## build 27
==> flow/design.v (excerpt) <==
module fairArb (
	input logic [15:0] bids,
	output logic [15:0] wins,
	input logic get_next_win,
	input logic clk,
	input logic rst
		);
Settings: LEC_CHECK=0, ABC_AREA=1, CAP_MARGIN=20, CORE_MARGIN=2, CORE_UTILIZATION=60, CTS_CLUSTER_DIAMETER=239, CTS_CLUSTER_SIZE=95, PLACE_DENSITY=0.37, SLEW_MARGIN=20, TNS_END_PERCENT=5; clock period 3.81 ns.
run.sh (not shown) runs the stock make flow with config.mk's settings and CLKGATE_MAP_FILE=.
Input-level comparison between build 71 and build 27:
# build 27
export LEC_CHECK = 0
export ABC_AREA = 1
export CAP_MARGIN = 20
export CORE_MARGIN = 2
export CORE_UTILIZATION = 60
export CTS_CLUSTER_DIAMETER = 239
export CTS_CLUSTER_SIZE = 95
export PLACE_DENSITY = 0.37
export SLEW_MARGIN = 20
export TNS_END_PERCENT = 5
create_clock -name core_clock -period 3.81 [get_ports {clk}]
# build 71
export LEC_CHECK = 0
export ABC_AREA = 1
export CAP_MARGIN = 20
export CORE_ASPECT_RATIO = 0.5
export CORE_MARGIN = 2
export CORE_UTILIZATION = 72
export CTS_CLUSTER_DIAMETER = 239
export CTS_CLUSTER_SIZE = 95
export PLACE_DENSITY = 0.37
export SLEW_MARGIN = 20
export TNS_END_PERCENT = 5
create_clock -name core_clock -period 4.6 [get_ports {clk}]
==> results <==
Between build 71 and build 27, it is build 71 whose chip area is lower, by 15%.
Build 27 and build 71: one clean run, build 27; the rest did not finish clean.
Cell count after synthesis came out exactly the same in build 71 and build 27.
Build 71 -> build 27: summed instance area of the synthesized netlist delta 0, exact match
Edits applied to the flow inputs when going from build 71 to build 54:
# build 71
export LEC_CHECK = 0
export ABC_AREA = 1
export CAP_MARGIN = 20
export CORE_ASPECT_RATIO = 0.5
export CORE_MARGIN = 2
export CORE_UTILIZATION = 72
export CTS_CLUSTER_DIAMETER = 239
export CTS_CLUSTER_SIZE = 95
export PLACE_DENSITY = 0.37
export SLEW_MARGIN = 20
export TNS_END_PERCENT = 5
create_clock -name core_clock -period 4.6 [get_ports {clk}]
# build 54
export LEC_CHECK = 0
export ABC_AREA = 1
export CAP_MARGIN = 20
export CORE_MARGIN = 9
export CORE_UTILIZATION = 58
export CTS_CLUSTER_DIAMETER = 239
export CTS_CLUSTER_SIZE = 99
export SLEW_MARGIN = 20
export TNS_END_PERCENT = 5
create_clock -name core_clock -period 4.0 [get_ports {clk}]
Findings:
In summary, build 54 completed successfully, with a layout that passed the timing, design-rule and antenna checks. The flow ended early for build 71: it failed with a tool error in global placement. From build 71 to build 54, arithmetic-cell share of the synthesized area counting full adders, half adders and majority gates did not move at all. In build 54 the die width turned out 4.8% lower than in build 71. In build 54 the die size turned out 74% higher than in build 71. When the final numbers for build 54 and build 71 were put side by side, the height of the die turned out to be greater in build 54. Build 54 -> build 71: Yosys chip area delta 0, exact match. Higher effective utilization at floorplan was reported by build 71, not build 54.
diff inputs: build 54 => build 85
# build 54
export LEC_CHECK = 0
export ABC_AREA = 1
export CAP_MARGIN = 20
export CORE_MARGIN = 9
export CORE_UTILIZATION = 58
export CTS_CLUSTER_DIAMETER = 239
export CTS_CLUSTER_SIZE = 99
export SLEW_MARGIN = 20
export TNS_END_PERCENT = 5
create_clock -name core_clock -period 4.0 [get_ports {clk}]
# build 85
export LEC_CHECK = 0
export ABC_AREA = 1
export CAP_MARGIN = 20
export CORE_ASPECT_RATIO = 0.5
export CORE_MARGIN = 9
export CORE_UTILIZATION = 60
export CTS_CLUSTER_DIAMETER = 23
export CTS_CLUSTER_SIZE = 99
export SETUP_SLACK_MARGIN = 0.66
export SLEW_MARGIN = 20
export TNS_END_PERCENT = 5
create_clock -name core_clock -period 4.0 [get_ports {clk}]
==> results <==
Build 85 | stages: all done | timing, DRC, antenna: all pass
Comparing build 85 and build 54, the higher clock period minus final worst setup slack is on build 54.
Power density over cell area in build 85 is 3.3% below build 54.
Level count of the clock H-tree came out exactly the same in build 85 and build 54.
Area of the placeable core: lower on build 85
Going from build 54 to build 85, number of standard cells in the layout, taps in and fillers out grows by 0.48%.
Build 85 vs build 54: post-route cell area up
Modified inputs, build 53 compared to build 85
# build 85
export LEC_CHECK = 0
export ABC_AREA = 1
export CAP_MARGIN = 20
export CORE_ASPECT_RATIO = 0.5
export CORE_MARGIN = 9
export CORE_UTILIZATION = 60
export CTS_CLUSTER_DIAMETER = 23
export CTS_CLUSTER_SIZE = 99
export SETUP_SLACK_MARGIN = 0.66
export SLEW_MARGIN = 20
export TNS_END_PERCENT = 5
create_clock -name core_clock -period 4.0 [get_ports {clk}]
# build 53
export LEC_CHECK = 0
export CAP_MARGIN = 20
export CORE_MARGIN = 2
export CORE_UTILIZATION = 57
export SETUP_SLACK_MARGIN = 0.65
export SLEW_MARGIN = 20
export TNS_END_PERCENT = 5
create_clock -name core_clock -period 4.0 [get_ports {clk}]
==> comparison <==
Min depth of the critical timing path with buffers and inverters included across build 53 and build 85: build 53. In terms of via count of the routed design, build 53 and build 85 differ only marginally. Build 53 -> build 85: max-capacitance violation count delta 0, exact match. Lower total routing resource utilization after global routing among build 53 and build 85: build 85. Fraction of the mapped netlist area in simple logic gates, build 53 and build 85, higher one = build 85. Hold slack ended up 0.033 ns higher on build 53 than on build 85. Yosys-reported design area after synthesis: build 53 vs build 85, no meaningful difference. Build 53 ends up with higher shortest period the worst path allows than build 85 does. priority_f[1] as the worst setup path startpoint was reported by build 53, and priority_f[0] by build 85. Build 53 against build 85; wire length is up by more than 10%. Build 53 -> build 85: arithmetic-cell share of the synthesized area counting full adders, half adders and majority gates flat. Relative to build 85, count of buffers not belonging to the clock network in the layout increased by 79 in build 53.

* * *

Starting RTL as in the previous note.
Settings: LEC_CHECK=0, CAP_MARGIN=10, CELL_PAD_IN_SITES_DETAIL_PLACEMENT=1, CELL_PAD_IN_SITES_GLOBAL_PLACEMENT=1, CORE_ASPECT_RATIO=0.88, CORE_MARGIN=2, CORE_UTILIZATION=40, GPL_TIMING_DRIVEN=0, HOLD_SLACK_MARGIN=0.21, MAX_ROUTING_LAYER=met4, MIN_ROUTING_LAYER=met2, PLACE_DENSITY_LB_ADDON=0.26, SETUP_SLACK_MARGIN=1.11, SLEW_MARGIN=25, TNS_END_PERCENT=5; clock period 4.0 ns.
The first run died in global routing with GRT-0116.
Edit:
ABC_AREA = 1   (was default)
CAP_MARGIN = 20   (was 10)
CELL_PAD_IN_SITES_DETAIL_PLACEMENT = default   (was 1)
CELL_PAD_IN_SITES_GLOBAL_PLACEMENT = default   (was 1)
CORE_ASPECT_RATIO = 0.5   (was 0.88)
CORE_UTILIZATION = 60   (was 40)
GPL_TIMING_DRIVEN = default   (was 0)
HOLD_SLACK_MARGIN = -0.07   (was 0.21)
MAX_ROUTING_LAYER = default   (was met4)
MIN_ROUTING_LAYER = default   (was met2)
PLACE_DENSITY_LB_ADDON = default   (was 0.26)
SETUP_SLACK_MARGIN = default   (was 1.11)
SLEW_MARGIN = 20   (was 25)
Effect:
- The changed run went through all stages and came out clean
- synthesized area barely changes
- die area fell by a quarter to a third
- synthesized cell count rose by well over a third
Edit:
ABC_AREA = default   (was 1)
CORE_ASPECT_RATIO = default   (was 0.5)
CORE_UTILIZATION = 57   (was 60)
HOLD_SLACK_MARGIN = default   (was -0.07)
SETUP_SLACK_MARGIN = 0.71   (was default)
The new run passed the timing, design-rule and antenna checks.
Cell area grows by 25%.
Worst setup slack got worse by 0.12 ns.
First-iteration DRC count went up by 110%.
Clock skew hardly moves.
Global-route usage grows by 4.4 points.
Critical path depth falls by 4.
Power went up by 5.5%.
Synthesized cell count went down by 29%.
Clock power is higher by about 9%.
Sequential cell count is unchanged.

* * *

fairArb again, from the RTL that the note above started with.
make LEC_CHECK=0 CAP_MARGIN=10 CELL_PAD_IN_SITES_DETAIL_PLACEMENT=1 CORE_ASPECT_RATIO=0.88 CORE_MARGIN=2 CORE_UTILIZATION=40 GPL_TIMING_DRIVEN=0 MIN_ROUTING_LAYER=met2 PLACE_DENSITY_LB_ADDON=0.26 SETUP_SLACK_MARGIN=1.11 SLEW_MARGIN=25 TNS_END_PERCENT=5 finish   # period 4.0 ns
The starting point ended with an error in 5_1_grt.
Edit:
Settings changed: CELL_PAD_IN_SITES_DETAIL_PLACEMENT 1 to default, MIN_ROUTING_LAYER met2 to met1, SETUP_SLACK_MARGIN 1.11 to default, SLEW_MARGIN 25 to 20.
The new run passed the timing, design-rule and antenna checks; die area stays the same; synthesized cell count stays the same; synthesized area does not change.

* * *

Starting RTL as in the previous note.
==> flow/design.v (excerpt) <==
module fairArb (
	input logic [15:0] bids,
	output logic [15:0] wins,
	input logic get_next_win,
	input logic clk,
	input logic rst
		);
clock: 3.09 ns
lec_check: 0
abc_area: 1
cap_margin: 20
core_margin: 2
core_utilization: 68
cts_cluster_diameter: 372
place_density: 0.38
setup_slack_margin: -0.2
slew_margin: 20
The first run aborted during global routing.
Edit:
==> flow/config.mk (replaced) <==
export PLATFORM = sky130hd
export DESIGN_NAME = fairArb
export DESIGN_NICKNAME = fairArb
export VERILOG_FILES = /design/flow/design.v
export SDC_FILE = /design/flow/constraint.sdc
export NUM_CORES = 4
export LEC_CHECK = 0
export CAP_MARGIN = 20
export CORE_MARGIN = 2
export CORE_UTILIZATION = 70
export SLEW_MARGIN = 20
==> flow/constraint.sdc (replaced) <==
create_clock -name core_clock -period 3.75 [get_ports {clk}]
set_input_delay 0.7500 -clock core_clock [delete_from_list [all_inputs] [get_ports {clk}]]
set_output_delay 0.7500 -clock core_clock [all_outputs]
set_load 0.01 [all_outputs]
Now the flow never finished: it broke off in clock tree synthesis with DPL-0033. Area after synthesis stays flat. Die size went down by 2.6%. Synthesized cell count went down by 29%.
Edit:
--- a/flow/config.mk
+++ b/flow/config.mk
@@ -9,3 +9,3 @@
 export CORE_MARGIN = 2
-export CORE_UTILIZATION = 70
+export CORE_UTILIZATION = 40
 export SLEW_MARGIN = 20
==> flow/constraint.sdc (replaced) <==
create_clock -name core_clock -period 3.51 [get_ports {clk}]
set_input_delay 0.7020 -clock core_clock [delete_from_list [all_inputs] [get_ports {clk}]]
set_output_delay 0.7020 -clock core_clock [all_outputs]
set_load 0.01 [all_outputs]
With this change the flow finished clean.
Die size rose by 70%.
Synthesized area is unchanged.
Synthesized cell count is unchanged.
Power figures rest on the tool's default switching activity, not on a simulated workload.
